File: design/flow/run.sh
#!/bin/bash
# the make line also repeats each setting of config.mk as NAME=value (left out here)
make -C /OpenROAD-flow-scripts/flow DESIGN_CONFIG=/design/flow/config.mk WORK_HOME=/design/flow/orfs CLKGATE_MAP_FILE= finish
File: design/flow/config.mk
export PLATFORM = sky130hd
export DESIGN_NAME = cordic_magphase
export DESIGN_NICKNAME = cordic_magphase
export VERILOG_FILES = /design/flow/design.v
export SDC_FILE = /design/flow/constraint.sdc
export NUM_CORES = 4
export LEC_CHECK = 0
export CAP_MARGIN = 20
export CORE_MARGIN = 2
export CORE_UTILIZATION = 71
export MAX_ROUTING_LAYER = met4
export PLACE_DENSITY_LB_ADDON = 0.02
export SETUP_SLACK_MARGIN = 0.93
export SLEW_MARGIN = 20
File: design/flow/constraint.sdc
create_clock -name core_clock -period 7.47 [get_ports {clk}]
set_input_delay 1.4940 -clock core_clock [delete_from_list [all_inputs] [get_ports {clk}]]
set_output_delay 1.4940 -clock core_clock [all_outputs]
set_load 0.01 [all_outputs]
File: design/flow/design.v
module cordic_magphase #(
    parameter integer INPUT_WIDTH      = 16,
    parameter integer INT_WIDTH        = 32,
    parameter integer ITERATIONS       = 32,
    parameter integer GAIN_FRAC_BITS   = 28,
    parameter integer OUTPUT_FRAC_BITS = 14
) (
    input  wire                          clk,
    input  wire                          rst_n,
    input  wire                          start,
    input  wire signed [INPUT_WIDTH-1:0] x_in,
    input  wire signed [INPUT_WIDTH-1:0] y_in,
    output reg                           busy,
    output reg                           done,
    output reg  signed [INT_WIDTH-1:0]   magnitude,
    output reg  signed [INT_WIDTH-1:0]   phase
);
    localparam IDLE         = 2'd0;
    localparam ITERATE      = 2'd1;
    localparam POST_PROCESS = 2'd2;
    localparam DONE_STATE   = 2'd3;
    reg [1:0] state, state_next;
    reg signed [INT_WIDTH-1:0] x_reg, y_reg, x_next, y_next;
    reg signed [INT_WIDTH-1:0] z_reg, z_next;
    reg [5:0]                  iter_cnt, iter_cnt_next;
    reg signed [1:0] pi_correction, pi_correction_next;  
    localparam [31:0] PI_CONST32    = 32'h3243F6A8;  
    localparam [31:0] TWOPI_CONST32 = 32'h6487ED51;  
    localparam [31:0] K_INV32       = 32'd162600000;
    localparam signed [INT_WIDTH-1:0] PI_CONST    = {{(INT_WIDTH-32){PI_CONST32[31]}}, PI_CONST32};
    localparam signed [INT_WIDTH-1:0] TWOPI_CONST = {{(INT_WIDTH-32){TWOPI_CONST32[31]}}, TWOPI_CONST32};
    localparam signed [INT_WIDTH-1:0] K_INV       = {{(INT_WIDTH-32){K_INV32[31]}}, K_INV32};
    function signed [31:0] atan_lut;
        input [4:0] idx;
        begin
            case (idx)
                4'd0:  atan_lut = 32'sh0C90FDAA;
                4'd1:  atan_lut = 32'sh076B19C1;
                4'd2:  atan_lut = 32'sh03EB6EBF;
                4'd3:  atan_lut = 32'sh01FD5BA9;
                4'd4:  atan_lut = 32'sh00FFAAE0;
                4'd5:  atan_lut = 32'sh007FF55B;
                4'd6:  atan_lut = 32'sh003FFEA8;
                4'd7:  atan_lut = 32'sh001FFFDA;
                4'd8:  atan_lut = 32'sh000FFFEF;
                4'd9:  atan_lut = 32'sh0007FFFF;
                4'd10: atan_lut = 32'sh0003FFFF;
                4'd11: atan_lut = 32'sh0001FFFF;
                4'd12: atan_lut = 32'sh0000FFFF;
                4'd13: atan_lut = 32'sh00007FFF;
                4'd14: atan_lut = 32'sh00003FFF;
                4'd15: atan_lut = 32'sh00001FFF;  
                5'd16: atan_lut = 32'sh00000FFF;  
                5'd17: atan_lut = 32'sh000007FF;  
                5'd18: atan_lut = 32'sh000003FF;  
                5'd19: atan_lut = 32'sh000001FF;  
                5'd20: atan_lut = 32'sh000000FF;  
                5'd21: atan_lut = 32'sh0000007F;  
                5'd22: atan_lut = 32'sh0000003F;  
                5'd23: atan_lut = 32'sh0000001F;  
                5'd24: atan_lut = 32'sh0000000F;  
                5'd25: atan_lut = 32'sh00000007;  
                5'd26: atan_lut = 32'sh00000003;  
                5'd27: atan_lut = 32'sh00000001;  
                default: atan_lut = 32'sh00000000;  
            endcase
        end
    endfunction
    wire signed [47:0] mag_prod = x_reg * K_INV;  
    wire signed [INT_WIDTH-1:0] mag_corr = mag_prod >>> GAIN_FRAC_BITS;
    reg  signed [INT_WIDTH-1:0] phase_tmp;
    always @(posedge clk or negedge rst_n) begin
        if (!rst_n) begin
            state     <= IDLE;
            busy      <= 1'b0;
            done      <= 1'b0;
            x_reg     <= 0;
            y_reg     <= 0;
            z_reg     <= 0;
            iter_cnt  <= 0;
            magnitude <= 0;
            phase     <= 0;
            pi_correction <= 2'sd0;
        end else begin
            state    <= state_next;
            x_reg    <= x_next;
            y_reg    <= y_next;
            z_reg    <= z_next;
            iter_cnt <= iter_cnt_next;
            pi_correction <= pi_correction_next;
            busy     <= (state_next != IDLE) && (state_next != DONE_STATE);
            done     <= (state_next == DONE_STATE);
            if (state_next == DONE_STATE) begin
                magnitude <= ((mag_corr < 0) ? -mag_corr : mag_corr) << OUTPUT_FRAC_BITS;
                case (pi_correction)
                    -2'sd1: phase_tmp = z_next - PI_CONST;
                    2'sd0:  phase_tmp = z_next;
                    default: phase_tmp = z_next + PI_CONST;
                endcase
                if (phase_tmp > PI_CONST)
                    phase_tmp = phase_tmp - TWOPI_CONST;
                else if (phase_tmp < -PI_CONST)
                    phase_tmp = phase_tmp + TWOPI_CONST;
                phase <= phase_tmp;
            end
        end
    end
    always @* begin
        state_next          = state;
        x_next              = x_reg;
        y_next              = y_reg;
        z_next              = z_reg;
        iter_cnt_next       = iter_cnt;
        pi_correction_next  = pi_correction;
        case (state)
            IDLE, DONE_STATE: begin
                if (start) begin
                    x_next = {{(INT_WIDTH-INPUT_WIDTH){x_in[INPUT_WIDTH-1]}}, x_in};
                    y_next = {{(INT_WIDTH-INPUT_WIDTH){y_in[INPUT_WIDTH-1]}}, y_in};
                    if (x_next < 0) begin
                        x_next = -x_next;
                        y_next = -y_next;
                        pi_correction_next = (y_next >= 0) ? 2'sd1 : -2'sd1;
                    end else begin
                        pi_correction_next = 2'sd0;
                    end
                    z_next        = 0;
                    iter_cnt_next = 0;
                    state_next    = ITERATE;
                end else begin
                    state_next    = IDLE;
                end
            end
            ITERATE: begin
                if (iter_cnt < ITERATIONS) begin
                    if (y_reg >= 0) begin
                        x_next = x_reg + (y_reg >>> iter_cnt);
                        y_next = y_reg - (x_reg >>> iter_cnt);
                        z_next = z_reg + atan_lut(iter_cnt[4:0]);
                    end else begin
                        x_next = x_reg - (y_reg >>> iter_cnt);
                        y_next = y_reg + (x_reg >>> iter_cnt);
                        z_next = z_reg - atan_lut(iter_cnt[4:0]);
                    end
                    iter_cnt_next = iter_cnt + 1'b1;
                    if (iter_cnt == ITERATIONS-1)
                        state_next = POST_PROCESS;
                end else begin
                    state_next = POST_PROCESS;
                end
            end
            POST_PROCESS: begin
                state_next = DONE_STATE;
            end
            default: state_next = IDLE;
        endcase
    end
endmodule
==> results of run 1 <==
[what timing repair did]
action                                  CTS
gates cloned                              7
endpoints found under the setup margin   64
hold buffers                              0
buffers inserted                         86
gates resized                           210
pin swaps                               159
[through the flow]
stage	setup TNS [ns]	area [µm²]	util (%)	cells	setup slack (ns)
after CTS	0	34900	83.6	4373	0.0253
after global placement	0	32400	77.5	4248	0.0263
after detailed placement	-0.355	32400	77.5	4248	-0.176
after floorplan	0	30400	-	3638	0.125
==> results.yml, run 1 <==
# flow metrics
synth:
  numSynthFlops: 160
  synth_top_flop_cell: "dfrtp_1"
  ys_top_cells_by_count: "ha_1, inv_1, nand2_1, a21oi_1, nor2_1"
  top_cell_area_share_pct: 14.9
  synth-edff-count: 0
  synthAoiAreaFrac_pct: 21.3
  adder_share_pct: 26.6
  muxShareOfSynthArea_pct: 7.99
  yosysWarnings: 1
  seq_area_frac_synth_pct: 13.4
  area_leaders: "ha_1, dfrtp_1, fa_1"
  ys_sh_simple_pct: 16.2
  synth.distinct_cells: 115
  ys_sh_xor_pct: 7.21
  synth_cells: 3625
  yosys-stat-area_um2: 29900
  top_logic_kind: "adder cells"
  ys_async_sr_fraction_pct: 100
  syn_area_per_cell_um2: 8.24
  yosys.area.top_type: "ha_1"
  synth_stat.cells: 3625
  netlist_area_um2: 29900
cts:
  cts_sinks: 160
  htreeDepth: 4
  root_buffer: "clkbuf_16"
  cts_buffer_depth: 2
  cts_buffers: 17
placement:
  routabilityCongestion: 1.06
  port_buffers: 86
  hpwl_um: 75600
floorplan:
  die-area_um2: 43700
  die_x_um: 209
  fp_util_pct: 71.5
  fp.coreArea_um2: 41800
  die_h_um: 209
  fp-row-count: 75
  top_level_ports: 101
status:
  status: "stopped before the end"
  stop_stage: "global routing"
==> run 2: changes to the inputs <==
CORE_UTILIZATION = 40   (was 71)
MAX_ROUTING_LAYER = unset   (was met4)
PLACE_DENSITY_LB_ADDON = unset   (was 0.02)
SETUP_SLACK_MARGIN = -0.92   (was 0.93)
clock period = 10.7 ns   (was 7.47 ns; I/O delays follow)
==> run 2 against run 1 <==
  * Die area up 76%
  * Now clean on timing, DRC and antenna
  * Area after synthesis unchanged
  * Synthesized cell count unchanged
==> results.yml, run 2 <==
# flow metrics
setup_path:
  max_stage_delay_ns: 0.65
  worstPathRequired_ns: 11.13
  critPathBufInv: 1
  r2r-start: "iter_cnt[1]$_DFFE_PN0P_"
  crit_end: "phase[11]$_DFFE_PN0P_"
  r2r_cells: 32
  crit_type: "flip-flop to flip-flop"
  crit_path_max_fanout: 19
  slowest_stage: "nor4_2"
  start_kind: "flip-flop"
  critPathTopFamily: "AND-OR/OR-AND gates"
  cp-startpoint: "iter_cnt[1]$_DFFE_PN0P_"
  crit_cells: 32
  cp.arrival_ns: 9.27
  cp-end-kind: "flip-flop"
  r2r-end: "phase[11]$_DFFE_PN0P_"
  reg2reg_slack_ns: 1.86
synth:
  netlist_area_um2: 29900
  synthAoiAreaFrac_pct: 21.3
  ys_sh_xor_pct: 7.21
  numSynthFlops: 160
  synth-edff-count: 0
  adder_share_pct: 26.6
  seq_area_frac_synth_pct: 13.4
  area_leaders: "ha_1, dfrtp_1, fa_1"
  top_logic_kind: "adder cells"
  synth_top_flop_cell: "dfrtp_1"
  syn_area_per_cell_um2: 8.24
  yosys-stat-area_um2: 29900
  yosys.area.top_type: "ha_1"
  synth_cells: 3625
  yosysWarnings: 1
  top_cell_area_share_pct: 14.9
  synth.distinct_cells: 115
  synth_stat.cells: 3625
  muxShareOfSynthArea_pct: 7.99
  ys_async_sr_fraction_pct: 100
  ys_sh_simple_pct: 16.2
  ys_top_cells_by_count: "ha_1, inv_1, nand2_1, a21oi_1, nor2_1"
floorplan:
  fp.coreArea_um2: 74200
  die_x_um: 277
  fp_util_pct: 40.3
  die-area_um2: 76900
  die_h_um: 277
  fp-row-count: 100
  top_level_ports: 101
cts:
  cts_buffers: 17
  cts_sinks: 160
  cts-resized-gates: 0
  holdBufCountCts: 0
  cts_tree: "done"
  cts_buffer_depth: 2
  htreeDepth: 4
  post_cts_buffers: 0
  worstSkewPairLatency_ns: 0.51
  root_buffer: "clkbuf_16"
  cts.clk_slew.worst_paths_ns: 0.09
worst_hold_path:
  holdPathEnd: "phase[31]$_DFFE_PN0P_"
  hold_path.startpoint: "phase[31]$_DFFE_PN0P_"
  hold_path_class: "flip-flop to flip-flop"
  hold_depth: 1
job:
  cap_violations: 0
  warnings: 43
global_route:
  antenna_found_initial: 1
  overflow: 0
  grt_pass1_wl_um: 144000
  grt_pass1_vias: 26000
  grt_max_degree: 77
  grt_use_total_pct: 23.4
layout:
  nNetsFinal: 4180
  syn_to_final_growth_pct: 7.91
  fin_util_pct: 43.4
placement:
  routabilityCongestion: 0.908
  hpwl_um: 70400
  port_buffers: 86
detailed_routing:
  via_per_inst: 5.78
  drc: 0
  drt_pass1_iterations: 5
  vias: 26600
  wire_per_inst_um: 19.6
  drt-initial-drc-count: 1914
  ant_nets: 0
  drt-total-wl_um: 90300
status:
  status: "complete, no violations"
final_timing:
  slew_viol_final: 0
  skew_ns: 0.0259
  fin_tns_setup_ns: 0
  fin_crit_ns: 8.84
  finalSetupViolations: 0
  maxSlewHeadroom_pct: 35.0
  rsz0062_at_grt: "no"
  period_used_pct: 82.6
  finalHoldViolCount: 0
  fmax_mhz: 113
  worst_pin_slew_ns: 0.967
## run 2: layout make-up
| type | instances | area [µm²] |
|---|---|---|
| inverter | 359 | 1350 |
| clock buffer | 17 | 425 |
| fill | 7498 | 42000 |
| sequential | 160 | 4020 |
| timing repair buffer | 138 | 1250 |
| antenna | 1 | 2.50 |
| clock inverter | 15 | 206 |
| multi-input combinational | 2939 | 23800 |
| tap | 969 | 1210 |
## run 2: per-stage QoR
| stage | setup WS (ns) | hold WS (ns) | std cells | area (µm²) |
|---|---|---|---|---|
| after floorplan | 1.83 | 0.363 | 3638 | 29900 |
| after global placement | 2.11 | 0.469 | 4565 | 31600 |
| after detailed placement | 2.09 | 0.474 | 4565 | 31600 |
| after CTS | 1.97 | 0.496 | 4597 | 32200 |
| after global routing | 0.999 | 0.515 | 4597 | 32200 |
| final | 1.86 | 0.491 | 4598 | 32200 |
## run 2: layer usage
metal  GRT usage, %  up-vias  routed length, µm
met5              0        -                  0
met3           2.44      148               4180
li1               -    12900                  -
met2           39.3      795              42900
met1           31.3    12800              40500
met4           8.05        0               2720
==> run 3: changes to the inputs <==
CORE_UTILIZATION = 72   (was 40)
CTS_CLUSTER_DIAMETER = 206   (was unset)
CTS_CLUSTER_SIZE = 72   (was unset)
MAX_ROUTING_LAYER = met4   (was unset)
PLACE_DENSITY_LB_ADDON = 0.01   (was unset)
SETUP_SLACK_MARGIN = 1.17   (was -0.92)
TNS_END_PERCENT = 5   (was unset)
clock period = 8.45 ns   (was 10.7 ns; I/O delays follow)
==> run 3 against run 2 <==
  * Still clean on timing, DRC and antenna
  * Final cell count is 6.9% lower
  * Critical endpoint is now phase[29]$_DFFE_PN0P_
  * Synthesized cell count did not move
  * Final area grew 6.2%
  * Largest cell class unchanged
  * Setup slack worse by 1.5 ns
==> results.yml, run 3 <==
# flow metrics
global_route:
  antenna_found_initial: 1
  grt_max_degree: 76
  grt_pass1_wl_um: 155000
  overflow: 0
  grt_pass1_vias: 29500
  grt_use_total_pct: 46.1
status:
  status: "complete, no violations"
worst_hold_path:
  hold_path_class: "flip-flop to flip-flop"
  holdPathEnd: "phase[15]$_DFFE_PN0P_"
  hold_depth: 2
  hold_path.startpoint: "phase[15]$_DFFE_PN0P_"
cts:
  cts_buffer_depth: 2
  cts.clk_slew.worst_paths_ns: 0.08
  cts_sinks: 160
  holdBufCountCts: 0
  worstSkewPairLatency_ns: 0.52
  cts_buffers: 17
  cts_tree: "done"
  root_buffer: "clkbuf_16"
  htreeDepth: 4
synth:
  syn_area_per_cell_um2: 8.24
  ys_top_cells_by_count: "ha_1, inv_1, nand2_1, a21oi_1, nor2_1"
  top_logic_kind: "adder cells"
  synth_stat.cells: 3625
  ys_async_sr_fraction_pct: 100
  ys_sh_simple_pct: 16.2
  synth.distinct_cells: 115
  synth_top_flop_cell: "dfrtp_1"
  adder_share_pct: 26.6
  yosys.area.top_type: "ha_1"
  synthAoiAreaFrac_pct: 21.3
  yosysWarnings: 1
  seq_area_frac_synth_pct: 13.4
  top_cell_area_share_pct: 14.9
  numSynthFlops: 160
  muxShareOfSynthArea_pct: 7.99
  synth_cells: 3625
  synth-edff-count: 0
  area_leaders: "ha_1, dfrtp_1, fa_1"
  ys_sh_xor_pct: 7.21
  netlist_area_um2: 29900
  yosys-stat-area_um2: 29900
detailed_routing:
  drt-initial-drc-count: 4513
  vias: 30600
  wire_per_inst_um: 24.3
  via_per_inst: 7.16
  drt-total-wl_um: 104000
  drt_pass1_iterations: 9
  drc: 0
  ant_nets: 0
floorplan:
  top_level_ports: 101
  die_x_um: 208
  fp.coreArea_um2: 40900
  die-area_um2: 43100
  fp_util_pct: 73.0
  fp-row-count: 74
  die_h_um: 208
final_timing:
  skew_ns: 0.0136
  fin_crit_ns: 8.13
  finalHoldViolCount: 0
  period_used_pct: 96.2
  maxSlewHeadroom_pct: 20.3
  slew_viol_final: 0
  worst_pin_slew_ns: 1.19
  finalSetupViolations: 0
  fin_tns_setup_ns: 0
  fmax_mhz: 123
  rsz0062_at_grt: "yes"
setup_path:
  crit_path_max_fanout: 8
  r2r-end: "phase[29]$_DFFE_PN0P_"
  start_kind: "flip-flop"
  max_stage_delay_ns: 0.57
  crit_cells: 34
  r2r-start: "iter_cnt[0]$_DFFE_PN0P_"
  crit_type: "flip-flop to flip-flop"
  worstPathRequired_ns: 8.82
  cp.arrival_ns: 8.50
  cp-startpoint: "iter_cnt[0]$_DFFE_PN0P_"
  slowest_stage: "a221oi_2"
  critPathTopFamily: "AND-OR/OR-AND gates"
  reg2reg_slack_ns: 0.32
  crit_end: "phase[29]$_DFFE_PN0P_"
  critPathBufInv: 5
  r2r_cells: 34
  cp-end-kind: "flip-flop"
job:
  warnings: 46
  cap_violations: 0
placement:
  hpwl_um: 73200
  port_buffers: 86
  dp.cells: 4153
  routabilityCongestion: 1.09
layout:
  stdcell_count: 4279
  fillers: 2483
  nNetsFinal: 4298
  syn_to_final_growth_pct: 14.6
  fin_util_pct: 83.6
run 3: layout make-up:
class | count | area [µm²] | area share (%)
flip-flops and latches | 160 | 4030 | 11.8
clock buffers | 17 | 425 | 1.24
clock inverters | 15 | 164 | 0.479
inverters | 359 | 1370 | 4.00
multi-input cells | 2941 | 25300 | 74.0
well taps | 532 | 666 | 1.94
repair buffers | 254 | 2230 | 6.50
diodes | 1 | 2.50 | 0.00731
run 3: metal layers:
metal	wire length [µm]	GRT usage, %	share of wire [%]	up-vias
met5	0	-	0	-
met4	8470	28.5	8.2	0
met3	11600	9.33	11	809
met2	47400	73.1	46	2385
met1	36300	54.1	35	14400
li1	-	-	-	13100
run 3: metrics by stage:
stage                     hold WS [ns]  cell area (µm²)  worst slack, ns
after floorplan                  0.363            30200             1.10
after global placement           0.466            31400            0.265
after detailed placement         0.485            31400          -0.0130
after CTS                        0.506            32700             1.03
after global routing             0.519            34200           0.0644
final                            0.510            34200            0.322
run 3: repair_timing:
item                       4_1_cts  5_1_grt
pin swaps                       26       74
setup endpoints to repair       53       59
buffers inserted                32       57
resized                         96      188
gates cloned                     1        3
==> run 4: changes to the inputs <==
CELL_PAD_IN_SITES_DETAIL_PLACEMENT = 0   (was unset)
CELL_PAD_IN_SITES_GLOBAL_PLACEMENT = 0   (was unset)
CORE_ASPECT_RATIO = 0.85   (was unset)
CTS_CLUSTER_DIAMETER = 170   (was 206)
CTS_CLUSTER_SIZE = unset   (was 72)
HOLD_SLACK_MARGIN = -0.1   (was unset)
MAX_ROUTING_LAYER = unset   (was met4)
PLACE_DENSITY_LB_ADDON = unset   (was 0.01)
SETUP_SLACK_MARGIN = unset   (was 1.17)
TNS_END_PERCENT = unset   (was 5)
clock period = 7.66 ns   (was 8.45 ns; I/O delays follow)
==> run 4 against run 3 <==
  * Register-to-register slack worse by 0.87 ns
  * Synthesized cell count unchanged
  * Critical path type unchanged
  * Now fails the layout checks on setup timing
  * Utilization rose by 0.14 points
  * Fmax decreased by 0.99%
  * Via count rose by 3.7%
  * First-iteration DRC count increased by 14%
==> results.yml, run 4 <==
# flow metrics
status:
  status: "failed layout checks"
  so_faults: "setup timing"
detailed_routing:
  drc: 0
  via_per_inst: 7.34
  drt_pass1_iterations: 19
  vias: 31800
  wire_per_inst_um: 25.8
  ant_nets: 0
  drt-initial-drc-count: 5129
  drt-total-wl_um: 112000
global_route:
  gr-usage-met1_pct: 63.5
  overflow: 0
  top_usage_layer: "met2"
  gr-usage-met3_pct: 16.2
  grt_max_degree: 88
  met2_usage_pct: 72.0
  grt_use_total_pct: 48.6
  grt_pass1_wl_um: 163000
  antenna_found_initial: 2
  grt_pass1_vias: 30200
setup_path:
  reg2reg_slack_ns: -0.55
  start_kind: "flip-flop"
  r2r_cells: 24
  critPathTopFamily: "adder cells"
  cp-startpoint: "x_reg[8]$_DFFE_PN0P_"
  cp-end-kind: "flip-flop"
  crit_type: "flip-flop to flip-flop"
  r2r-start: "x_reg[8]$_DFFE_PN0P_"
  cp.arrival_ns: 8.53
  crit_cells: 24
  worstPathRequired_ns: 7.98
  slowest_stage: "fa_1"
  max_stage_delay_ns: 0.89
  cpMostUsedCell: "fa_1"
  path_cells: "buf_6 -> ha_4 -> inv_1 -> fa_1 -> inv_1 -> fa_1 -> fa_2 -> fa_1 -> fa_1 -> fa_1 -> ha_4 -> and2_2 -> and3_2 -> a211oi_2 -> nor2_1 -> buf_4 -> nor3b_1 -> o2111ai_1 -> and3_1 -> or2_2 -> nor3_1 -> nor2_1 -> xnor2_1 -> a21oi_1"
  r2r-end: "magnitude[27]$_DFFE_PN0P_"
  critPathBufInv: 4
  crit_end: "magnitude[27]$_DFFE_PN0P_"
  crit_path_max_fanout: 11
final_timing:
  fin_crit_ns: 8.21
  period_used_pct: 107
  maxSlewHeadroom_pct: 30.8
  finalHoldViolCount: 0
  finalSetupViolations: 45
  skew_ns: 0.0247
  worst_pin_slew_ns: 1.04
  finalWorstSetupSlack_ns: -0.549
  fin_tns_setup_ns: -7.22
  slew_viol_final: 0
  rsz0062_at_grt: "yes"
  fmax_mhz: 122
synth:
  ys_top_cells_by_count: "ha_1, inv_1, nand2_1, a21oi_1, nor2_1"
  synth_stat.cells: 3625
  muxShareOfSynthArea_pct: 7.99
  top_cell_area_share_pct: 14.9
  synth_top_flop_cell: "dfrtp_1"
  synth_cells: 3625
  seq_area_frac_synth_pct: 13.4
  ys_sh_simple_pct: 16.2
  synth-edff-count: 0
  synth.distinct_cells: 115
  yosys-stat-area_um2: 29900
  synthAoiAreaFrac_pct: 21.3
  syn_area_per_cell_um2: 8.24
  yosysWarnings: 1
  adder_share_pct: 26.6
  area_leaders: "ha_1, dfrtp_1, fa_1"
  ys_async_sr_fraction_pct: 100
  yosys.area.top_type: "ha_1"
  numSynthFlops: 160
  ys_sh_xor_pct: 7.21
  netlist_area_um2: 29900
  top_logic_kind: "adder cells"
cts:
  worstSkewPairLatency_ns: 0.50
  cts_buffers: 17
  htreeDepth: 4
  cts.clk_slew.worst_paths_ns: 0.07
  cts_buffer_depth: 2
  cts_sinks: 160
  cts_tree: "done"
  root_buffer: "clkbuf_16"
  holdBufCountCts: 0
placement:
  post_dp_cell_area_um2: 32100
  hpwl_um: 79000
  routabilityCongestion: 1.02
  pre_cts_ws_ns: -0.226
  port_buffers: 86
worst_hold_path:
  hold_depth: 1
  holdPathEnd: "phase[31]$_DFFE_PN0P_"
  hold_path.startpoint: "phase[31]$_DFFE_PN0P_"
  hold_path_class: "flip-flop to flip-flop"
layout:
  nNetsFinal: 4353
  final_area_um2: 34100
  fin_util_pct: 83.8
  syn_to_final_growth_pct: 14.3
floorplan:
  die_h_um: 192
  die_x_um: 225
  fp.coreArea_um2: 40800
  fp_util_pct: 73.3
  top_level_ports: 101
  fp-row-count: 68
  die-area_um2: 43100
job:
  warnings: 46
  cap_violations: 0
run 4: cell type report:
class	instances	area [µm²]
multi-input combinational	2939	24800
fill	2369	6610
sequential	160	4020
timing repair buffer	311	2740
inverter	359	1360
tap	525	657
clock buffer	18	429
clock inverter	14	140
antenna	3	7.51
run 4: layer usage:
| metal | wire, µm | share of wire, % |
|---|---|---|
| met1 | 39200 | 35 |
| met2 | 46700 | 42 |
| met3 | 18700 | 17 |
| met4 | 7260 | 6.5 |
| met5 | 21 | 0.019 |
run 4: timing repair:
action                                 4_1_cts  5_1_grt
pin swaps                                    4       60
setup endpoints to repair                   40       52
endpoints found under the hold margin        0        0
cloned                                       0        6
buffers inserted                             3       41
resized                                     21      195
run 4: per-stage QoR:
| stage | instances | hold WS [ns] |
|---|---|---|
| CTS | 4279 | 0.502 |
| floorplan | 3638 | 0.363 |
| global route | 4326 | 0.529 |
| detailed placement | 4244 | 0.483 |
| global placement | 4244 | 0.468 |
| finish | 4329 | 0.500 |
==> run 5: changes to the inputs <==
CELL_PAD_IN_SITES_DETAIL_PLACEMENT = unset   (was 0)
CELL_PAD_IN_SITES_GLOBAL_PLACEMENT = unset   (was 0)
CORE_ASPECT_RATIO = unset   (was 0.85)
CORE_UTILIZATION = 71   (was 72)
CTS_CLUSTER_DIAMETER = unset   (was 170)
HOLD_SLACK_MARGIN = unset   (was -0.1)
PLACE_DENSITY_LB_ADDON = 0.01   (was unset)
SETUP_SLACK_MARGIN = 0.93   (was unset)
clock period = 8.98 ns   (was 7.66 ns; I/O delays follow)
==> run 5 against run 4 <==
  * The run now finishes clean
  * Via count fell by 6.9%
  * Clock-buffer cell count rose by 1
  * Synthesized cell count did not move
  * Register-to-register slack improved by 1.7 ns
  * Area after synthesis did not move
  * Critical endpoint is now magnitude[23]$_DFFE_PN0P_
  * Highest routed layer unchanged
==> results.yml, run 5 <==
# flow metrics
layout:
  nNetsFinal: 4247
  stdcell_count: 4234
  combGateArea_um2: 24300
  final_area_um2: 32900
  syn_to_final_growth_pct: 10.3
  ff_latch_area_um2: 4040
  fillers: 2699
  fin_util_pct: 78.9
cts:
  worstSkewPairLatency_ns: 0.51
  cts_tree: "done"
  holdBufCountCts: 0
  root_buffer: "clkbuf_16"
  cts_sinks: 160
  cts.clk_slew.worst_paths_ns: 0.07
  cts_buffers: 17
  cts_buffer_depth: 2
  htreeDepth: 4
final_timing:
  fmax_mhz: 128
  finalSetupViolations: 0
  fin_tns_setup_ns: 0
  worst_pin_slew_ns: 1.09
  finalHoldViolCount: 0
  slew_viol_final: 0
  skew_ns: 0.0200
  period_used_pct: 86.8
  rsz0062_at_grt: "no"
  fin_crit_ns: 7.80
  maxSlewHeadroom_pct: 26.9
detailed_routing:
  wire_per_inst_um: 23.3
  ant_nets: 0
  via_per_inst: 6.99
  vias: 29600
  drt_pass1_iterations: 8
  drt-total-wl_um: 98800
  drt-initial-drc-count: 3625
  drc: 0
  n_antenna_cell: 0
synth:
  top_cell_area_share_pct: 14.9
  yosys-stat-area_um2: 29900
  ys_top_cells_by_count: "ha_1, inv_1, nand2_1, a21oi_1, nor2_1"
  synth.distinct_cells: 115
  seq_area_frac_synth_pct: 13.4
  area_leaders: "ha_1, dfrtp_1, fa_1"
  netlist_area_um2: 29900
  yosysWarnings: 1
  synth-edff-count: 0
  synth_stat.cells: 3625
  ys_async_sr_fraction_pct: 100
  synth_top_flop_cell: "dfrtp_1"
  syn_area_per_cell_um2: 8.24
  numSynthFlops: 160
  top_logic_kind: "adder cells"
  synth_cells: 3625
  ys_sh_xor_pct: 7.21
  synthAoiAreaFrac_pct: 21.3
  muxShareOfSynthArea_pct: 7.99
  ys_sh_simple_pct: 16.2
  yosys.area.top_type: "ha_1"
  adder_share_pct: 26.6
placement:
  port_buffers: 86
  post_dp_cell_area_um2: 31100
  routabilityCongestion: 1.06
  dp.cells: 4146
  hpwl_um: 73500
floorplan:
  fp.coreArea_um2: 41800
  top_level_ports: 101
  die-area_um2: 43700
  fp_util_pct: 71.5
  die_h_um: 209
  fp-row-count: 75
  die_x_um: 209
setup_path:
  path_cells: "ha_1 -> inv_1 -> fa_1 -> inv_1 -> fa_1 -> fa_1 -> fa_1 -> fa_1 -> fa_1 -> ha_1 -> and2_1 -> and3_1 -> a211oi_2 -> nor2_2 -> a2111oi_4 -> o31a_1 -> a21oi_1 -> xnor2_4 -> buf_4 -> a211oi_2 -> xnor2_1 -> mux2_2"
  critPathTopFamily: "adder cells"
  slowest_stage: "dfrtp_1"
  cpMostUsedCell: "fa_1"
  critPathBufInv: 3
  crit_type: "flip-flop to flip-flop"
  crit_cells: 22
  crit_end: "magnitude[23]$_DFFE_PN0P_"
  crit_path_max_fanout: 13
  cp-startpoint: "x_reg[13]$_DFFE_PN0P_"
  worstPathRequired_ns: 9.36
  cp-end-kind: "flip-flop"
  cp.arrival_ns: 8.18
  start_kind: "flip-flop"
  r2r-start: "x_reg[13]$_DFFE_PN0P_"
  reg2reg_slack_ns: 1.18
  r2r_cells: 22
  r2r-end: "magnitude[23]$_DFFE_PN0P_"
  max_stage_delay_ns: 0.69
global_route:
  grt_pass1_wl_um: 152000
  grt_pass1_vias: 28500
  grt_use_total_pct: 43.9
  antenna_found_initial: 1
  grt_max_degree: 89
  overflow: 0
worst_hold_path:
  hold_path_class: "flip-flop to flip-flop"
  holdPathEnd: "magnitude[14]$_DFFE_PN0P_"
  hold_path.startpoint: "magnitude[14]$_DFFE_PN0P_"
  hold_depth: 2
status:
  status: "complete, no violations"
job:
  cap_violations: 0
  warnings: 44
[run 5: area by class of cell]
class,instances,area share (%)
multi-input cells,2939,73.9
flip-flops and latches,160,12.3
repair buffers,205,5.77
inverters,359,4.13
well taps,539,2.05
clock buffers,19,1.37
clock inverters,13,0.528
[run 5: metrics by stage]
stage	setup slack [ns]	hold WS [ns]
2_1_floorplan	0.934	0.363
3_3_place_gp	0.592	0.469
3_5_place_dp	0.251	0.478
4_1_cts	0.926	0.493
5_1_grt	0.795	0.516
6_report	1.18	0.491
[run 5: layer usage]
metal	wire length (µm)	global-route usage [%]	up-vias
li1	-	-	13000
met1	36200	52.7	14000
met2	45700	71.7	2007
met3	9620	9.56	568
met4	7260	28.6	2
met5	13	0	-
[run 5: timing repair]
item	CTS	global route
setup buffers	3	50
resized	26	119
cloned	0	3
setup endpoints to repair	49	51
pin swaps	1	28
endpoints found under the hold margin	0	0
==> run 6: changes to the inputs <==
ABC_AREA = 1   (was unset)
CELL_PAD_IN_SITES_DETAIL_PLACEMENT = 0   (was unset)
CELL_PAD_IN_SITES_GLOBAL_PLACEMENT = 2   (was unset)
CORE_ASPECT_RATIO = 0.5   (was unset)
CORE_MARGIN = 10   (was 2)
CORE_UTILIZATION = 39   (was 71)
CTS_CLUSTER_DIAMETER = 304   (was unset)
CTS_CLUSTER_SIZE = 98   (was unset)
GPL_ROUTABILITY_DRIVEN = 0   (was unset)
GPL_TIMING_DRIVEN = 0   (was unset)
PLACE_DENSITY = 0.77   (was unset)
PLACE_DENSITY_LB_ADDON = unset   (was 0.01)
SETUP_SLACK_MARGIN = -0.64   (was 0.93)
TNS_END_PERCENT = 15   (was unset)
clock period = 6.44 ns   (was 8.98 ns; I/O delays follow)
==> run 6 against run 5 <==
  * The layout now fails its checks (setup timing)
  * Critical endpoint is now magnitude[26]$_DFFE_PN0P_
  * Highest routed layer unchanged
  * First-iteration DRC count is 31% lower
==> results.yml, run 6 <==
# flow metrics
status:
  status: "failed layout checks"
  so_faults: "setup timing"
final_timing:
  skew_ns: 0.0144
  finalHoldViolCount: 0
  rsz0062_at_grt: "yes"
  fin_crit_ns: 6.89
  worst_pin_slew_ns: 1.27
  fmax_mhz: 145
  hold_ws_ns: 0.405
  maxSlewHeadroom_pct: 15.2
  finalSetupViolations: 53
  finalWorstSetupSlack_ns: -0.455
  slew_viol_final: 0
  period_used_pct: 107
synth:
  ys_async_sr_fraction_pct: 100
  yosysWarnings: 1
  numSynthFlops: 160
  seq_area_frac_synth_pct: 12.3
  muxShareOfSynthArea_pct: 1.05
  area_leaders: "nand2_1, ha_1, dfrtp_1"
  synth_top_flop_cell: "dfrtp_1"
  top_logic_kind: "simple AND/OR/NAND/NOR gates"
  top_cell_area_share_pct: 17.1
  synth_dominant_cell_count: "nand2_1"
  yosys-stat-area_um2: 32600
  synthAoiAreaFrac_pct: 14.6
  syn_area_per_cell_um2: 6.36
  adder_share_pct: 24.3
  synth-edff-count: 0
  ys_sh_simple_pct: 30.4
  ys_sh_xor_pct: 5.26
  synth.distinct_cells: 64
  ys_top_cells_by_count: "nand2_1, inv_1, nor2_1, ha_1, a21oi_1"
  netlist_area_um2: 32600
  synth_stat.cells: 5135
  synth_cells: 5135
  yosys.area.top_type: "nand2_1"
setup_path:
  cpMostUsedCell: "fa_1"
  start_kind: "flip-flop"
  cp-startpoint: "x_reg[9]$_DFFE_PN0P_"
  crit_path_max_fanout: 11
  r2r_cells: 25
  cp-end-kind: "flip-flop"
  r2r-end: "magnitude[26]$_DFFE_PN0P_"
  r2r-start: "x_reg[9]$_DFFE_PN0P_"
  crit_cells: 25
  crit_end: "magnitude[26]$_DFFE_PN0P_"
  critPathBufInv: 2
  cp.arrival_ns: 7.31
  max_stage_delay_ns: 0.55
  worstPathRequired_ns: 6.85
  critPathTopFamily: "adder cells"
  slowest_stage: "dfrtp_2"
  crit_type: "flip-flop to flip-flop"
  reg2reg_slack_ns: -0.45
worst_hold_path:
  holdPathEnd: "state[3]$_DFF_PN0_"
  hold_depth: 0
  hold_path_class: "flip-flop to flip-flop"
  hold_path.startpoint: "state[1]$_DFF_PN0_"
global_route:
  antenna_found_initial: 3
  grt_pass1_wl_um: 198000
  overflow: 0
  grt_use_total_pct: 26.3
  grt_max_degree: 85
  grt_pass1_vias: 33400
cts:
  cts_tree: "done"
  root_buffer: "clkbuf_16"
  htreeDepth: 4
  cts_buffer_depth: 2
  cts_sinks: 160
  worstSkewPairLatency_ns: 0.54
  holdBufCountCts: 0
  cts_buffers: 17
  cts.clk_slew.worst_paths_ns: 0.07
floorplan:
  die_h_um: 225
  fp-row-count: 74
  fp_util_pct: 39.7
  fp.coreArea_um2: 82300
  die_x_um: 429
  die-area_um2: 96400
  top_level_ports: 101
detailed_routing:
  drc: 0
  vias: 34300
  ant_nets: 0
  drt-initial-drc-count: 2486
  drt_pass1_iterations: 6
  n_antenna_cell: 0
  via_per_inst: 5.33
  wire_per_inst_um: 20.2
  drt-total-wl_um: 130000
layout:
  syn_to_final_growth_pct: 15.8
  combGateArea_um2: 26300
  ff_latch_area_um2: 4040
  final_area_um2: 37800
  stdcell_count: 6434
  fillers: 8763
  nNetsFinal: 5885
job:
  warnings: 47
  cap_violations: 0
placement:
  port_buffers: 86
  post_dp_cell_area_um2: 35000
  hpwl_um: 108000
  dp.cells: 6337
run 6: cell type report:
class	count	share of cell area, %
plain buffers	153	2.21
clock buffers	19	1.17
clock inverters	12	0.463
inverters	814	8.19
multi-input cells	4007	69.6
flip-flops and latches	160	10.7
well taps	1102	3.65
repair buffers	167	4.06
run 6: what timing repair did:
item	in CTS	in global routing
resized	154	245
setup buffers	31	49
endpoints found under the setup margin	46	47
cloned	0	1
pin swaps	18	55
run 6: layer usage:
layer | part of all wire [%] | track usage [%] | routed length [µm]
met4 | 3.1 | 7.49 | 4010
met5 | 0.0069 | 0 | 9
met1 | 46 | 34.7 | 59400
met2 | 46 | 45.0 | 60300
met3 | 4.9 | 3.37 | 6300
run 6: through the flow:
stage          TNS (ns)  setup WS [ns]  utilization, %
4_1_cts          -26.96         -0.660            44.3
5_1_grt          -40.86         -0.826            45.9
2_1_floorplan     -2.77        -0.0987               -
6_report         -16.30         -0.455            45.9
3_5_place_dp     -96.52          -2.63            42.5
3_3_place_gp    -657.40          -3.61            42.4
==> run 7: changes to the inputs <==
ABC_AREA = unset   (was 1)
CELL_PAD_IN_SITES_DETAIL_PLACEMENT = unset   (was 0)
CELL_PAD_IN_SITES_GLOBAL_PLACEMENT = unset   (was 2)
CORE_ASPECT_RATIO = unset   (was 0.5)
CORE_MARGIN = 2   (was 10)
CORE_UTILIZATION = 71   (was 39)
CTS_CLUSTER_DIAMETER = unset   (was 304)
CTS_CLUSTER_SIZE = 73   (was 98)
GPL_ROUTABILITY_DRIVEN = unset   (was 0)
GPL_TIMING_DRIVEN = unset   (was 0)
PLACE_DENSITY = unset   (was 0.77)
PLACE_DENSITY_LB_ADDON = 0.01   (was unset)
SETUP_SLACK_MARGIN = -0.65   (was -0.64)
TNS_END_PERCENT = unset   (was 15)
clock period = 6.52 ns   (was 6.44 ns; I/O delays follow)
==> run 7 against run 6 <==
  * Synthesized cell count decreased by 29%
  * Die area fell by 55%
  * Area after synthesis down 8.5%
  * The flow now stops in global routing
==> results.yml, run 7 <==
# flow metrics
synth:
  yosys-stat-area_um2: 29900
  numSynthFlops: 160
  synthAoiAreaFrac_pct: 21.3
  syn_area_per_cell_um2: 8.24
  yosysWarnings: 1
  synth_top_flop_cell: "dfrtp_1"
  area_leaders: "ha_1, dfrtp_1, fa_1"
  yosys.area.top_type: "ha_1"
  synth_cells: 3625
  adder_share_pct: 26.6
  ys_async_sr_fraction_pct: 100
  muxShareOfSynthArea_pct: 7.99
  synth_stat.cells: 3625
  ys_sh_simple_pct: 16.2
  ys_top_cells_by_count: "ha_1, inv_1, nand2_1, a21oi_1, nor2_1"
  top_logic_kind: "adder cells"
  ys_sh_xor_pct: 7.21
  synth.distinct_cells: 115
  top_cell_area_share_pct: 14.9
  seq_area_frac_synth_pct: 13.4
  synth-edff-count: 0
  netlist_area_um2: 29900
global_route:
  grt_use_total_pct: 84.5
  overflow: 479
cts:
  htreeDepth: 4
  cts_buffer_depth: 2
  holdBufCountCts: 0
  cts_buffers: 17
  root_buffer: "clkbuf_16"
  cts_sinks: 160
floorplan:
  die-area_um2: 43700
  fp_util_pct: 71.5
  fp-row-count: 75
  top_level_ports: 101
  fp.coreArea_um2: 41800
  die_h_um: 209
  die_x_um: 209
placement:
  routabilityCongestion: 1.13
  dp.cells: 4826
  port_buffers: 86
  hpwl_um: 88400
status:
  error_line: "[ERROR GRT-0232] Routing congestion too high. Check the congestion heatmap in the GUI."
  stop_stage: "global routing"
  status: "stopped before the end"
[run 7: repair_timing]
item	4_1_cts
gates resized	140
setup endpoints to repair	53
pin swaps	87
setup buffers	60
gates cloned	0
[run 7: through the flow]
| step | area, µm² | util (%) | setup WS, ns | setup TNS [ns] |
|---|---|---|---|---|
| CTS | 38200 | 91.5 | -0.756 | -33.52 |
| detailed placement | 36500 | 87.4 | -1.24 | -57.66 |
| global placement | 36500 | 87.4 | -0.787 | -35.34 |
| floorplan | 30200 | - | -0.825 | -27.99 |
[run 7: metal layers]
| metal | global-route usage, % | overflow |
|---|---|---|
| met3 | 71.6 | 19 |
| met2 | 99.4 | 276 |
| met5 | 33.1 | 1 |
| met1 | 82.8 | 12 |
| met4 | 89.5 | 171 |
==> run 8: changes to the inputs <==
CELL_PAD_IN_SITES_DETAIL_PLACEMENT = 2   (was unset)
CELL_PAD_IN_SITES_GLOBAL_PLACEMENT = 2   (was unset)
CORE_ASPECT_RATIO = 0.93   (was unset)
CORE_MARGIN = 5   (was 2)
CORE_UTILIZATION = 58   (was 71)
CTS_CLUSTER_DIAMETER = 192   (was unset)
CTS_CLUSTER_SIZE = 16   (was 73)
GPL_ROUTABILITY_DRIVEN = 0   (was unset)
GPL_TIMING_DRIVEN = 0   (was unset)
HOLD_SLACK_MARGIN = 0.03   (was unset)
PLACE_DENSITY = 0.63   (was unset)
PLACE_DENSITY_LB_ADDON = unset   (was 0.01)
SETUP_SLACK_MARGIN = -0.18   (was -0.65)
SLEW_MARGIN = 35   (was 20)
clock period = 7.12 ns   (was 6.52 ns; I/O delays follow)
==> run 8 against run 7 <==
  * The run fails in global placement without I/O
  * Die area up 28%
  * Area after synthesis unchanged
  * Synthesized cell count unchanged
==> results.yml, run 8 <==
# flow metrics
synth:
  yosys.area.top_type: "ha_1"
  adder_share_pct: 26.6
  yosys-stat-area_um2: 29900
  top_cell_area_share_pct: 14.9
  ys_sh_xor_pct: 7.21
  netlist_area_um2: 29900
  synth_stat.cells: 3625
  synth.distinct_cells: 115
  seq_area_frac_synth_pct: 13.4
  top_logic_kind: "adder cells"
  yosysWarnings: 1
  synthAoiAreaFrac_pct: 21.3
  syn_area_per_cell_um2: 8.24
  area_leaders: "ha_1, dfrtp_1, fa_1"
  ys_top_cells_by_count: "ha_1, inv_1, nand2_1, a21oi_1, nor2_1"
  ys_sh_simple_pct: 16.2
  ys_async_sr_fraction_pct: 100
  numSynthFlops: 160
  synth_cells: 3625
  synth-edff-count: 0
  muxShareOfSynthArea_pct: 7.99
  synth_top_flop_cell: "dfrtp_1"
status:
  status: "stopped before the end"
  stop_stage: "global placement without I/O"
  error_line: "[ERROR GPL-0301] Utilization 105.119 % exceeds 100%."
floorplan:
  die_h_um: 229
  die_x_um: 245
  fp_util_pct: 58.4
  fp-row-count: 80
  fp.coreArea_um2: 51100
  die-area_um2: 56100
==> run 9: changes to the inputs <==
ABC_AREA = 0   (was unset)
CELL_PAD_IN_SITES_DETAIL_PLACEMENT = 1   (was 2)
CELL_PAD_IN_SITES_GLOBAL_PLACEMENT = unset   (was 2)
CORE_ASPECT_RATIO = unset   (was 0.93)
CORE_MARGIN = 2   (was 5)
CORE_UTILIZATION = 47   (was 58)
CTS_CLUSTER_DIAMETER = unset   (was 192)
CTS_CLUSTER_SIZE = 83   (was 16)
GPL_ROUTABILITY_DRIVEN = 1   (was 0)
GPL_TIMING_DRIVEN = unset   (was 0)
HOLD_SLACK_MARGIN = unset   (was 0.03)
MIN_ROUTING_LAYER = met2   (was unset)
PLACE_DENSITY = 0.39   (was 0.63)
SETUP_SLACK_MARGIN = unset   (was -0.18)
SLEW_MARGIN = 20   (was 35)
TNS_END_PERCENT = 15   (was unset)
clock period = 14.3 ns   (was 7.12 ns; I/O delays follow)
==> run 9 against run 8 <==
  * Now clean on timing, DRC and antenna
  * Area after synthesis is the same
  * Die area rose by 17%
  * Synthesized cell count did not move
==> results.yml, run 9 <==
# flow metrics
setup_path:
  cp-end-kind: "flip-flop"
  critPathTopFamily: "AND-OR/OR-AND gates"
  reg2reg_slack_ns: 4.05
  crit_type: "flip-flop to flip-flop"
  crit_end: "phase[30]$_DFFE_PN0P_"
  critPathBufInv: 5
  crit_path_max_fanout: 62
  max_stage_delay_ns: 0.85
  cpMostUsedCell: "a21oi_1"
  worstPathRequired_ns: 14.75
  cp-startpoint: "iter_cnt[3]$_DFFE_PN0P_"
  r2r_cells: 35
  cp.arrival_ns: 10.69
  start_kind: "flip-flop"
  crit_cells: 35
  slowest_stage: "nor2_2"
  r2r-start: "iter_cnt[3]$_DFFE_PN0P_"
  r2r-end: "phase[30]$_DFFE_PN0P_"
synth:
  synthAoiAreaFrac_pct: 21.3
  synth_top_flop_cell: "dfrtp_1"
  top_cell_area_share_pct: 14.9
  synth_cells: 3625
  area_leaders: "ha_1, dfrtp_1, fa_1"
  yosys.area.top_type: "ha_1"
  synth-edff-count: 0
  yosys-stat-area_um2: 29900
  synth.distinct_cells: 115
  seq_area_frac_synth_pct: 13.4
  ys_async_sr_fraction_pct: 100
  synth_stat.cells: 3625
  adder_share_pct: 26.6
  ys_top_cells_by_count: "ha_1, inv_1, nand2_1, a21oi_1, nor2_1"
  ys_sh_xor_pct: 7.21
  numSynthFlops: 160
  syn_area_per_cell_um2: 8.24
  yosysWarnings: 1
  ys_sh_simple_pct: 16.2
  muxShareOfSynthArea_pct: 7.99
  netlist_area_um2: 29900
  top_logic_kind: "adder cells"
layout:
  fillers: 7622
  syn_to_final_growth_pct: 7.22
  combGateArea_um2: 23800
  stdcell_count: 4473
  ff_latch_area_um2: 4020
  nNetsFinal: 4177
final_timing:
  fin_tns_setup_ns: 0
  fin_crit_ns: 10.25
  period_used_pct: 71.7
  skew_ns: 0.0242
  slew_viol_final: 0
  maxSlewHeadroom_pct: 16.9
  worst_pin_slew_ns: 1.25
  rsz0062_at_grt: "no"
  finalSetupViolations: 0
  finalHoldViolCount: 0
  fmax_mhz: 97.6
cts:
  cts-resized-gates: 0
  cts_sinks: 160
  root_buffer: "clkbuf_16"
  htreeDepth: 4
  cts.clk_slew.worst_paths_ns: 0.09
  cts_buffer_depth: 2
  cts_buffers: 17
  holdBufCountCts: 0
  cts_tree: "done"
  post_cts_buffers: 0
  worstSkewPairLatency_ns: 0.53
detailed_routing:
  wire_per_inst_um: 26.6
  via_per_inst: 8.89
  drt-initial-drc-count: 9543
  drt_pass1_iterations: 27
  met2_length_um: 57600
  vias: 39700
  wl_met1_um: 0
  drt-total-wl_um: 119000
  ant_nets: 0
  routed-wl-met3_um: 43400
  routed.top_layer: "met5"
  drc: 0
placement:
  port_buffers: 86
  routabilityCongestion: 1.05
  dp.cells: 4439
  hpwl_um: 90000
floorplan:
  die_h_um: 256
  fp-row-count: 92
  fp_util_pct: 47.4
  fp.coreArea_um2: 63000
  top_level_ports: 101
  die-area_um2: 65600
  die_x_um: 256
global_route:
  grt_use_total_pct: 53.4
  antenna_found_initial: 1
  grt_pass1_wl_um: 181000
  overflow: 0
  grt_max_degree: 84
  grt_pass1_vias: 45000
worst_hold_path:
  holdPathEnd: "magnitude[14]$_DFFE_PN0P_"
  hold_path.startpoint: "magnitude[14]$_DFFE_PN0P_"
  hold_depth: 2
  hold_path_class: "flip-flop to flip-flop"
job:
  cap_violations: 0
  warnings: 45
status:
  status: "complete, no violations"
run 9: area by class of cell:
class                   count  area share, %
inverters                 359           4.21
diodes                      2         0.0156
clock inverters            15          0.492
flip-flops and latches    160           12.6
multi-input cells        2939           74.3
clock buffers              17           1.33
repair buffers            135           3.84
well taps                 846           3.31
run 9: metal layers:
| metal | vias to the layer above | global-route usage, % |
|---|---|---|
| met2 | 11700 | 66.0 |
| met5 | - | 15.4 |
| li1 | 12700 | - |
| met4 | 34 | 20.2 |
| met1 | 13400 | - |
| met3 | 1884 | 62.3 |
run 9: per-stage QoR:
| step | hold WS (ns) | util, % | setup WS (ns) | cell area, µm² |
|---|---|---|---|---|
| after floorplan | 0.363 | - | 5.43 | 29900 |
| after global placement | 0.470 | 49.9 | 4.80 | 31400 |
| after detailed placement | 0.485 | 49.9 | 4.52 | 31400 |
| after CTS | 0.506 | 50.8 | 4.48 | 32000 |
| after global routing | 0.544 | 50.9 | 3.40 | 32000 |
| final | 0.510 | 50.9 | 4.05 | 32000 |
==> run 10: changes to the inputs <==
ABC_AREA = unset   (was 0)
CELL_PAD_IN_SITES_DETAIL_PLACEMENT = unset   (was 1)
CORE_UTILIZATION = 60   (was 47)
CTS_CLUSTER_SIZE = unset   (was 83)
GPL_ROUTABILITY_DRIVEN = unset   (was 1)
HOLD_SLACK_MARGIN = -0.08   (was unset)
MIN_ROUTING_LAYER = unset   (was met2)
PLACE_DENSITY = unset   (was 0.39)
TNS_END_PERCENT = unset   (was 15)
clock period = 7.01 ns   (was 14.3 ns; I/O delays follow)
==> run 10 against run 9 <==
  * The layout now fails its checks (setup timing)
  * Utilization increased by 25 points
  * Worst hold slack got worse by 0.020 ns
  * Critical path depth decreased by 3
  * Critical endpoint is now phase[4]$_DFFE_PN0P_
  * Largest cell class unchanged
  * Highest routed layer is now met4
==> results.yml, run 10 <==
# flow metrics
final_timing:
  skew_ns: 0.0227
  fin_crit_ns: 7.37
  maxSlewHeadroom_pct: 27.7
  rsz0062_at_grt: "yes"
  period_used_pct: 105
  slew_viol_final: 0
  fmax_mhz: 136
  fin_tns_setup_ns: -8.26
  worst_pin_slew_ns: 1.08
  finalSetupViolations: 39
  finalWorstSetupSlack_ns: -0.360
  finalHoldViolCount: 0
detailed_routing:
  drt-initial-drc-count: 2993
  via_per_inst: 6.36
  vias: 30600
  drt_pass1_iterations: 9
  ant_nets: 0
  n_antenna_cell: 0
  wire_per_inst_um: 21.3
  drc: 0
  drt-total-wl_um: 102000
setup_path:
  worstPathRequired_ns: 7.41
  crit_cells: 32
  cp-end-kind: "flip-flop"
  r2r_cells: 32
  r2r-start: "iter_cnt[1]$_DFFE_PN0P_"
  crit_end: "phase[4]$_DFFE_PN0P_"
  cp.arrival_ns: 7.77
  cp-startpoint: "iter_cnt[1]$_DFFE_PN0P_"
  crit_type: "flip-flop to flip-flop"
  critPathBufInv: 6
  max_stage_delay_ns: 0.43
  crit_path_max_fanout: 6
  start_kind: "flip-flop"
  slowest_stage: "dfrtp_2"
  reg2reg_slack_ns: -0.36
  r2r-end: "phase[4]$_DFFE_PN0P_"
  critPathTopFamily: "AND-OR/OR-AND gates"
synth:
  area_leaders: "ha_1, dfrtp_1, fa_1"
  yosys.area.top_type: "ha_1"
  yosys-stat-area_um2: 29900
  muxShareOfSynthArea_pct: 7.99
  seq_area_frac_synth_pct: 13.4
  netlist_area_um2: 29900
  yosysWarnings: 1
  top_logic_kind: "adder cells"
  synth_cells: 3625
  synth_stat.cells: 3625
  top_cell_area_share_pct: 14.9
  adder_share_pct: 26.6
  synthAoiAreaFrac_pct: 21.3
  synth_top_flop_cell: "dfrtp_1"
  syn_area_per_cell_um2: 8.24
  ys_sh_simple_pct: 16.2
  synth-edff-count: 0
  synth.distinct_cells: 115
  ys_sh_xor_pct: 7.21
  numSynthFlops: 160
  ys_async_sr_fraction_pct: 100
  ys_top_cells_by_count: "ha_1, inv_1, nand2_1, a21oi_1, nor2_1"
cts:
  cts.clk_slew.worst_paths_ns: 0.08
  cts_tree: "done"
  cts_buffers: 17
  htreeDepth: 4
  cts_sinks: 160
  worstSkewPairLatency_ns: 0.52
  cts_buffer_depth: 2
  root_buffer: "clkbuf_16"
global_route:
  grt_max_degree: 88
  grt_pass1_vias: 30600
  grt_pass1_wl_um: 160000
  antenna_found_initial: 0
  grt_use_total_pct: 39.5
  overflow: 0
floorplan:
  fp.coreArea_um2: 49100
  top_level_ports: 101
  fp-row-count: 81
  die-area_um2: 51600
  die_x_um: 227
  die_h_um: 227
  fp_util_pct: 60.9
job:
  cap_violations: 0
  warnings: 48
placement:
  routabilityCongestion: 1.02
  port_buffers: 86
  hpwl_um: 78500
layout:
  syn_to_final_growth_pct: 25.1
  fin_util_pct: 76.2
  fillers: 3650
  nNetsFinal: 4698
status:
  so_faults: "setup timing"
  status: "failed layout checks"
worst_hold_path:
  hold_path_class: "flip-flop to flip-flop"
  holdPathEnd: "phase[31]$_DFFE_PN0P_"
  hold_path.startpoint: "phase[31]$_DFFE_PN0P_"
  hold_depth: 1
==> run 10: repair_timing <==
action	in CTS	in global routing
pin swaps	81	57
hold buffers	0	0
gates cloned	3	4
gates resized	119	129
setup buffers	46	16
setup endpoints to repair	52	58
==> run 10: cell type report <==
cell class | instances | area, µm² | share of cell area [%]
Tap cell | 664 | 831 | 2.22
Timing Repair Buffer | 655 | 5420 | 14.5
Clock inverter | 15 | 168 | 0.449
Sequential cell | 160 | 4030 | 10.8
Multi-Input combinational cell | 2940 | 25100 | 67.2
Clock buffer | 17 | 425 | 1.14
Inverter | 359 | 1360 | 3.64
==> run 10: layer usage <==
| metal | global-route usage [%] | wire (µm) | up-vias |
|---|---|---|---|
| li1 | - | - | 13900 |
| met1 | 47.3 | 39700 | 14800 |
| met2 | 67.0 | 49300 | 1516 |
| met3 | 6.66 | 7320 | 420 |
| met4 | 23.0 | 6160 | 0 |
| met5 | 0 | 0 | - |
==> run 10: stage by stage <==
| step | cells | hold WS [ns] | setup WS, ns | cell area, µm² |
|---|---|---|---|---|
| final | 4810 | 0.491 | -0.360 | 37400 |
| after global routing | 4810 | 0.525 | -0.574 | 37400 |
| after CTS | 4791 | 0.495 | -0.250 | 36600 |
| after detailed placement | 4711 | 0.477 | -0.536 | 35000 |
| after global placement | 4711 | 0.462 | -0.223 | 35000 |
| after floorplan | 3638 | 0.363 | -0.335 | 30300 |
==> run 11: changes to the inputs <==
CELL_PAD_IN_SITES_GLOBAL_PLACEMENT = 3   (was unset)
CORE_UTILIZATION = 19   (was 60)
CTS_CLUSTER_DIAMETER = 243   (was unset)
CTS_CLUSTER_SIZE = 88   (was unset)
GPL_TIMING_DRIVEN = 0   (was unset)
HOLD_SLACK_MARGIN = 0.02   (was -0.08)
MAX_ROUTING_LAYER = met4   (was unset)
PLACE_DENSITY_LB_ADDON = 0.13   (was unset)
SLEW_MARGIN = 5   (was 20)
clock period = 20.0 ns   (was 7.01 ns; I/O delays follow)
==> run 11 against run 10 <==
  * Via count shrank 9.6%
  * Setup slack improved by 7.5 ns
  * Highest routed layer unchanged
  * Die area grew to 3.1 times the previous value
  * Fmax fell by 43%
  * Now clean on timing, DRC and antenna
  * Final area decreased by 8.5%
  * Final cell count grew 21%
  * Area after synthesis stayed put
  * Critical path depth increased by 9
  * Clock-buffer cell count grew 1
==> results.yml, run 11 <==
# flow metrics
global_route:
  grt_max_degree: 84
  antenna_found_initial: 5
  overflow: 0
  grt_pass1_vias: 28800
  grt_use_total_pct: 18.2
  grt_pass1_wl_um: 208000
setup_path:
  crit_type: "flip-flop to flip-flop"
  reg2reg_slack_ns: 7.11
  r2r_cells: 41
  crit_end: "phase[4]$_DFFE_PN0P_"
  cpMostUsedCell: "buf_2"
  cp-end-kind: "flip-flop"
  cp-startpoint: "iter_cnt[2]$_DFFE_PN0P_"
  cp.arrival_ns: 13.31
  crit_cells: 41
  r2r-end: "phase[4]$_DFFE_PN0P_"
  crit_path_max_fanout: 11
  start_kind: "flip-flop"
  critPathBufInv: 11
  critPathTopFamily: "buffers and inverters"
  slowest_stage: "buf_1"
  max_stage_delay_ns: 0.74
  r2r-start: "iter_cnt[2]$_DFFE_PN0P_"
  worstPathRequired_ns: 20.42
cts:
  cts_buffer_depth: 2
  post_cts_buffers: 0
  cts_sinks: 160
  cts_buffers: 17
  cts_tree: "done"
  holdBufCountCts: 0
  root_buffer: "clkbuf_16"
  cts-resized-gates: 0
  htreeDepth: 4
  cts.clk_slew.worst_paths_ns: 0.07
  worstSkewPairLatency_ns: 0.55
final_timing:
  rsz0062_at_grt: "no"
  finalWorstSetupSlack_ns: 7.11
  skew_ns: 0.0268
  fmax_mhz: 77.6
  period_used_pct: 64.4
  slew_viol_final: 0
  fin_crit_ns: 12.89
  finalHoldViolCount: 0
  worst_pin_slew_ns: 1.15
  fin_tns_setup_ns: 0
  maxSlewHeadroom_pct: 22.4
  finalSetupViolations: 0
detailed_routing:
  drc: 0
  drt_pass1_iterations: 6
  vias: 27700
  wire_per_inst_um: 24.7
  drt-initial-drc-count: 1637
  via_per_inst: 4.75
  drt-total-wl_um: 144000
  ant_nets: 0
worst_hold_path:
  hold_path_class: "flip-flop to flip-flop"
  holdPathEnd: "state[3]$_DFF_PN0_"
  hold_depth: 0
  hold_path.startpoint: "state[1]$_DFF_PN0_"
synth:
  seq_area_frac_synth_pct: 13.4
  area_leaders: "ha_1, dfrtp_1, fa_1"
  ys_sh_xor_pct: 7.21
  ys_async_sr_fraction_pct: 100
  synth_cells: 3625
  syn_area_per_cell_um2: 8.24
  top_logic_kind: "adder cells"
  yosys-stat-area_um2: 29900
  top_cell_area_share_pct: 14.9
  synth_top_flop_cell: "dfrtp_1"
  ys_top_cells_by_count: "ha_1, inv_1, nand2_1, a21oi_1, nor2_1"
  synthAoiAreaFrac_pct: 21.3
  synth_stat.cells: 3625
  synth-edff-count: 0
  yosysWarnings: 1
  adder_share_pct: 26.6
  yosys.area.top_type: "ha_1"
  numSynthFlops: 160
  ys_sh_simple_pct: 16.2
  netlist_area_um2: 29900
  muxShareOfSynthArea_pct: 7.99
  synth.distinct_cells: 115
floorplan:
  top_level_ports: 101
  die_h_um: 400
  fp-row-count: 145
  die_x_um: 400
  fp.coreArea_um2: 156000
  die-area_um2: 160000
  fp_util_pct: 19.1
layout:
  fin_util_pct: 21.9
  syn_to_final_growth_pct: 14.5
  nNetsFinal: 4318
placement:
  pre_cts_ws_ns: 6.98
  routabilityCongestion: 0.889
  port_buffers: 85
  hpwl_um: 116000
job:
  warnings: 43
  cap_violations: 0
status:
  status: "complete, no violations"
[run 11: per-stage QoR]
stage / cell area, µm² / hold WS (ns) / std cells
2_1_floorplan: 29900 / 0.363 / 3638
3_3_place_gp: 33300 / 0.394 / 5781
3_5_place_dp: 33500 / 0.395 / 5789
4_1_cts: 34100 / 0.412 / 5821
5_1_grt: 34200 / 0.433 / 5825
6_report: 34200 / 0.408 / 5826
[run 11: area by class of cell]
class                   instances  area, µm²
diodes                          2       5.00
inverters                     359       1350
clock buffers                  18        429
clock inverters                14        219
repair buffers                 96       1020
multi-input cells            2939      23800
plain buffers                 180        835
fillers                     17400     122000
flip-flops and latches        160       4010
well taps                    2058       2570
[run 11: routing by layer]
layer | track usage, % | part of all wire [%] | up-vias
met3 | 2.11 | 3.1 | 110
met1 | 23.9 | 47 | 13900
met5 | - | 0 | -
met2 | 29.6 | 48 | 563
li1 | - | - | 13100
met4 | 4.33 | 2.2 | 0
